==> 01-03: inputs <==
==> flow/design.v <==
module alu #(
	parameter DATA_WIDTH = 32,
	parameter INST_WIDTH = 4
)(
	input                   i_clk,
	input                   i_rst_n,
	input  [DATA_WIDTH-1:0] i_data_a,
	input  [DATA_WIDTH-1:0] i_data_b,
	input  [INST_WIDTH-1:0] i_inst,
	input                   i_valid,
	output [DATA_WIDTH-1:0] o_data,
	output                  o_overflow,
	output                  o_valid
);
	reg [DATA_WIDTH - 1:0] o_data_r, o_data_w;
	reg o_overflow_r, o_overflow_w;
	reg o_valid_r, o_valid_w;
	reg [2 * DATA_WIDTH - 1:0] o_mul_temp;
	integer i;
	assign o_data = o_data_r;
	assign o_overflow = o_overflow_r;
	assign o_valid = o_valid_r;
	always @(*) begin
		if (i_valid) begin
			case (i_inst)
				4'd0: begin
					o_data_w = i_data_a + i_data_b;
					if (i_data_a[DATA_WIDTH - 1] && i_data_b[DATA_WIDTH - 1] && ~o_data_w[DATA_WIDTH - 1]) begin
						o_overflow_w = 1;
					end
					else if (~i_data_a[DATA_WIDTH - 1] && ~i_data_b[DATA_WIDTH - 1] && o_data_w[DATA_WIDTH - 1]) begin
						o_overflow_w = 1;
					end
					else begin
						o_overflow_w = 0;
					end
					o_valid_w = 1;
				end
				4'd1: begin
					o_data_w = i_data_a - i_data_b;
					if (~i_data_a[DATA_WIDTH - 1] && i_data_b[DATA_WIDTH - 1] && o_data_w[DATA_WIDTH - 1]) begin
						o_overflow_w = 1;
					end
					else if (i_data_a[DATA_WIDTH - 1] && ~i_data_b[DATA_WIDTH - 1] && ~o_data_w[DATA_WIDTH - 1]) begin
						o_overflow_w = 1;
					end
					else begin
						o_overflow_w = 0;
					end
					o_valid_w = 1;
				end
				4'd2: begin
					o_data_w = i_data_a * i_data_b;
					if ((i_data_a[DATA_WIDTH - 1] == i_data_b[DATA_WIDTH - 1]) && o_data_w[DATA_WIDTH - 1]) begin
						o_overflow_w = 1;
					end
					else if ((i_data_a[DATA_WIDTH - 1] != i_data_b[DATA_WIDTH - 1]) && ~o_data_w[DATA_WIDTH - 1]) begin
						o_overflow_w = 1;
					end
					else begin
						o_overflow_w = 0;
					end
					o_valid_w = 1;
				end
				4'd3: begin
					if (~i_data_a[DATA_WIDTH - 1] && i_data_b[DATA_WIDTH - 1]) begin
						o_data_w = i_data_a;
					end
					else if (i_data_a[DATA_WIDTH - 1] && ~i_data_b[DATA_WIDTH - 1]) begin
						o_data_w = i_data_b;
					end
					else if (i_data_a > i_data_b) begin
						o_data_w = i_data_a;
					end
					else begin
						o_data_w = i_data_b;
					end
					o_overflow_w = 0;
					o_valid_w = 1;
				end
				4'd4: begin
					if (~i_data_a[DATA_WIDTH - 1] && i_data_b[DATA_WIDTH - 1]) begin
						o_data_w = i_data_b;
					end
					else if (i_data_a[DATA_WIDTH - 1] && ~i_data_b[DATA_WIDTH - 1]) begin
						o_data_w = i_data_a;
					end
					else if (i_data_a < i_data_b) begin
						o_data_w = i_data_a;
					end
					else begin
						o_data_w = i_data_b;
					end
					o_overflow_w = 0;
					o_valid_w = 1;
				end
				4'd5: begin
					{o_overflow_w, o_data_w} = i_data_a + i_data_b;
					o_valid_w = 1;
				end
				4'd6: begin
					o_data_w = i_data_a - i_data_b;
					if (i_data_a < i_data_b) begin
						o_overflow_w = 1;
					end
					else begin
						o_overflow_w = 0;
					end
					o_valid_w = 1;
				end
				4'd7: begin
					o_mul_temp = i_data_a * i_data_b;
					o_overflow_w = 0;
					for (i = DATA_WIDTH; i < 2 * DATA_WIDTH; i = i + 1) begin
						if (o_mul_temp[i]) begin
							o_overflow_w = 1;
						end
					end
					o_data_w = o_mul_temp[DATA_WIDTH - 1:0];
					o_valid_w = 1;
				end
				4'd8: begin
					if (i_data_a > i_data_b) begin
						o_data_w = i_data_a;
					end
					else begin
						o_data_w = i_data_b;
					end
					o_overflow_w = 0;
					o_valid_w = 1;
				end
				4'd9: begin
					if (i_data_a < i_data_b) begin
						o_data_w = i_data_a;
					end
					else begin
						o_data_w = i_data_b;
					end
					o_overflow_w = 0;
					o_valid_w = 1;
				end
				4'd10: begin
					o_data_w = i_data_a & i_data_b;
					o_overflow_w = 0;
					o_valid_w = 1;
				end
				4'd11: begin
					o_data_w = i_data_a | i_data_b;
					o_overflow_w = 0;
					o_valid_w = 1;
				end
				4'd12: begin
					o_data_w = (i_data_a & ~i_data_b) | (~i_data_a & i_data_b);
					o_overflow_w = 0;
					o_valid_w = 1;
				end
				4'd13: begin
					o_data_w = ~i_data_a;
					o_overflow_w = 0;
					o_valid_w = 1;
				end
				4'd14: begin
					for (i = 0; i < DATA_WIDTH; i = i + 1) begin
						o_data_w[i] = i_data_a[DATA_WIDTH - 1 - i];
					end
					o_overflow_w = 0;
					o_valid_w = 1;
				end
				default: begin
					o_overflow_w = 0;
					o_data_w = 0;
					o_valid_w = 1;
				end
			endcase
		end
		else begin
			o_overflow_w = 0;
			o_data_w = 0;
			o_valid_w = 0;
		end
	end
	always @(posedge i_clk or negedge i_rst_n) begin
		if (~i_rst_n) begin
			o_data_r <= 0;
			o_overflow_r <= 0;
			o_valid_r <= 0;
		end
		else begin
			o_data_r <= o_data_w;
			o_overflow_r <= o_overflow_w;
			o_valid_r <= o_valid_w;
		end
	end
endmodule
==> flow/run.sh <==
#!/bin/bash
# the make line also repeats each setting of config.mk as NAME=value (left out here)
make -C /OpenROAD-flow-scripts/flow DESIGN_CONFIG=/design/flow/config.mk WORK_HOME=/design/flow/orfs CLKGATE_MAP_FILE= finish
==> flow/config.mk <==
export PLATFORM = sky130hd
export DESIGN_NAME = alu
export DESIGN_NICKNAME = alu
export VERILOG_FILES = /design/flow/design.v
export SDC_FILE = /design/flow/constraint.sdc
export NUM_CORES = 4
export LEC_CHECK = 0
export ABC_AREA = 1
export CAP_MARGIN = 0
export CELL_PAD_IN_SITES_DETAIL_PLACEMENT = 1
export CELL_PAD_IN_SITES_GLOBAL_PLACEMENT = 0
export CORE_ASPECT_RATIO = 1.07
export CORE_MARGIN = 3
export CORE_UTILIZATION = 64
export CTS_CLUSTER_DIAMETER = 342
export CTS_CLUSTER_SIZE = 95
export GPL_ROUTABILITY_DRIVEN = 1
export GPL_TIMING_DRIVEN = 0
export HOLD_SLACK_MARGIN = -0.08
export MAX_ROUTING_LAYER = met4
export PLACE_DENSITY_LB_ADDON = 0.23
export SETUP_SLACK_MARGIN = -0.69
export SLEW_MARGIN = 10
export TNS_END_PERCENT = 25
==> flow/constraint.sdc <==
create_clock -name core_clock -period 12.9 [get_ports {i_clk}]
set_input_delay 2.5800 -clock core_clock [delete_from_list [all_inputs] [get_ports {i_clk}]]
set_output_delay 2.5800 -clock core_clock [all_outputs]
set_load 0.01 [all_outputs]
==> 01-23: changes against 01-03 <==
Settings changed: CAP_MARGIN 0 to 10, CELL_PAD_IN_SITES_DETAIL_PLACEMENT 1 to not set, CELL_PAD_IN_SITES_GLOBAL_PLACEMENT 0 to not set, CORE_ASPECT_RATIO 1.07 to not set, CORE_MARGIN 3 to 2, CORE_UTILIZATION 64 to 68, CTS_CLUSTER_DIAMETER 342 to 337, CTS_CLUSTER_SIZE 95 to 100, GPL_ROUTABILITY_DRIVEN 1 to not set, GPL_TIMING_DRIVEN 0 to not set, HOLD_SLACK_MARGIN -0.08 to not set, MAX_ROUTING_LAYER met4 to not set, PLACE_DENSITY_LB_ADDON 0.23 to not set, SETUP_SLACK_MARGIN -0.69 to not set, SLEW_MARGIN 10 to 20, TNS_END_PERCENT 25 to not set.
==> flow/constraint.sdc (replaced) <==
create_clock -name core_clock -period 12.0 [get_ports {i_clk}]
set_input_delay 2.4000 -clock core_clock [delete_from_list [all_inputs] [get_ports {i_clk}]]
set_output_delay 2.4000 -clock core_clock [all_outputs]
set_load 0.01 [all_outputs]
==> 09-04: changes against 01-03 <==
Settings changed: ABC_AREA 1 to not set, CAP_MARGIN 0 to 20, CELL_PAD_IN_SITES_DETAIL_PLACEMENT 1 to not set, CELL_PAD_IN_SITES_GLOBAL_PLACEMENT 0 to not set, CORE_ASPECT_RATIO 1.07 to not set, CORE_MARGIN 3 to 2, CORE_UTILIZATION 64 to 40, CTS_CLUSTER_DIAMETER 342 to not set, CTS_CLUSTER_SIZE 95 to not set, GPL_ROUTABILITY_DRIVEN 1 to not set, GPL_TIMING_DRIVEN 0 to not set, HOLD_SLACK_MARGIN -0.08 to not set, MAX_ROUTING_LAYER met4 to not set, PLACE_DENSITY_LB_ADDON 0.23 to not set, SETUP_SLACK_MARGIN -0.69 to not set, SLEW_MARGIN 10 to 20, TNS_END_PERCENT 25 to not set.
==> flow/constraint.sdc (replaced) <==
create_clock -name core_clock -period 12.0 [get_ports {i_clk}]
set_input_delay 2.4000 -clock core_clock [delete_from_list [all_inputs] [get_ports {i_clk}]]
set_output_delay 2.4000 -clock core_clock [all_outputs]
set_load 0.01 [all_outputs]
==> 12-24: changes against 01-03 <==
Settings changed: ABC_AREA 1 to not set, CAP_MARGIN 0 to 20, CELL_PAD_IN_SITES_DETAIL_PLACEMENT 1 to not set, CELL_PAD_IN_SITES_GLOBAL_PLACEMENT 0 to not set, CORE_ASPECT_RATIO 1.07 to not set, CORE_MARGIN 3 to 2, CORE_UTILIZATION 64 to 65, CTS_CLUSTER_DIAMETER 342 to not set, CTS_CLUSTER_SIZE 95 to not set, GPL_ROUTABILITY_DRIVEN 1 to not set, GPL_TIMING_DRIVEN 0 to not set, HOLD_SLACK_MARGIN -0.08 to not set, MAX_ROUTING_LAYER met4 to not set, PLACE_DENSITY_LB_ADDON 0.23 to not set, SETUP_SLACK_MARGIN -0.69 to not set, SLEW_MARGIN 10 to 20, TNS_END_PERCENT 25 to not set.
==> flow/constraint.sdc (replaced) <==
create_clock -name core_clock -period 9.73 [get_ports {i_clk}]
set_input_delay 1.9460 -clock core_clock [delete_from_list [all_inputs] [get_ports {i_clk}]]
set_output_delay 1.9460 -clock core_clock [all_outputs]
set_load 0.01 [all_outputs]
==> comparison table <==
|  | 09-04 | 12-24 | 01-03 | 01-23 |
|---|---|---|---|---|
| Adder-cell share of the synthesized area | 56.1% | 56.1% | 49.0% | 49.0% |
| Synth Net Count | 6,291 | 6,291 | 8,081 | 8,081 |
| Critical Path Source Type | input pin | input pin | - | input pin |
| Well-tap cell count | 1,298 | 790 | - | 873 |
| Count of clock-net buffers in the final layout | 5 | 7 | - | 6 |
| Remaining antenna violation count after routing | 0 | 0 | - | 0 |
| Combinational gate area | 0.0343 sq mm | 0.0348 sq mm | - | 0.0359 sq mm |
| Buffer and inverter count on the worst path | 5 | 7 | - | 5 |
| Sinks on the clock net | 34 | 34 | - | 34 |
| Register Area | 851 sq um | 851 sq um | - | 851 sq um |
| GR Util All Layers | 31.5% | 55.2% | - | 50.8% |
| Die footprint | 0.103 sq mm | 0.0637 sq mm | 0.0750 sq mm | 0.0696 sq mm |
| Area share, top type | 44.8% | 44.8% | 39.2% | 39.2% |
| Most used routing layer in global routing | met2 | met2 | - | met2 |
| Area of the mapped netlist | 0.0401 sq mm | 0.0401 sq mm | 0.0459 sq mm | 0.0459 sq mm |
| Synthesis area per yosys | 0.0401 sq mm | 0.0401 sq mm | 0.0459 sq mm | 0.0459 sq mm |
| Overall die height | 321 um | 252 um | 283 um | 264 um |
| RSZ-0062 raised after global routing | false | true | - | false |
| Run status | timing/DRC/antenna clean | finished with violations | aborted with a tool error | timing/DRC/antenna clean |
| Failing step | - | - | detailed placement | - |
| Reasons for failing layout checks | - | negative setup slack | - | - |
| Share of the synthesized netlist area taken by xor and xnor gates | 1.38% | 1.38% | 0.267% | 0.267% |
| Sum of net half-perimeters after detailed placement | 129,000 um | 140,000 um | - | 138,000 um |
| Cell class with the largest area share | combinational gates | combinational gates | - | combinational gates |
| CP dominant cell by count | fa_1 | fa_1 | - | fa_1 |
| Area share of buffers outside the clock network | 6.86% | 15.9% | - | 3.65% |
| # H-tree levels | 2 | 2 | - | 2 |
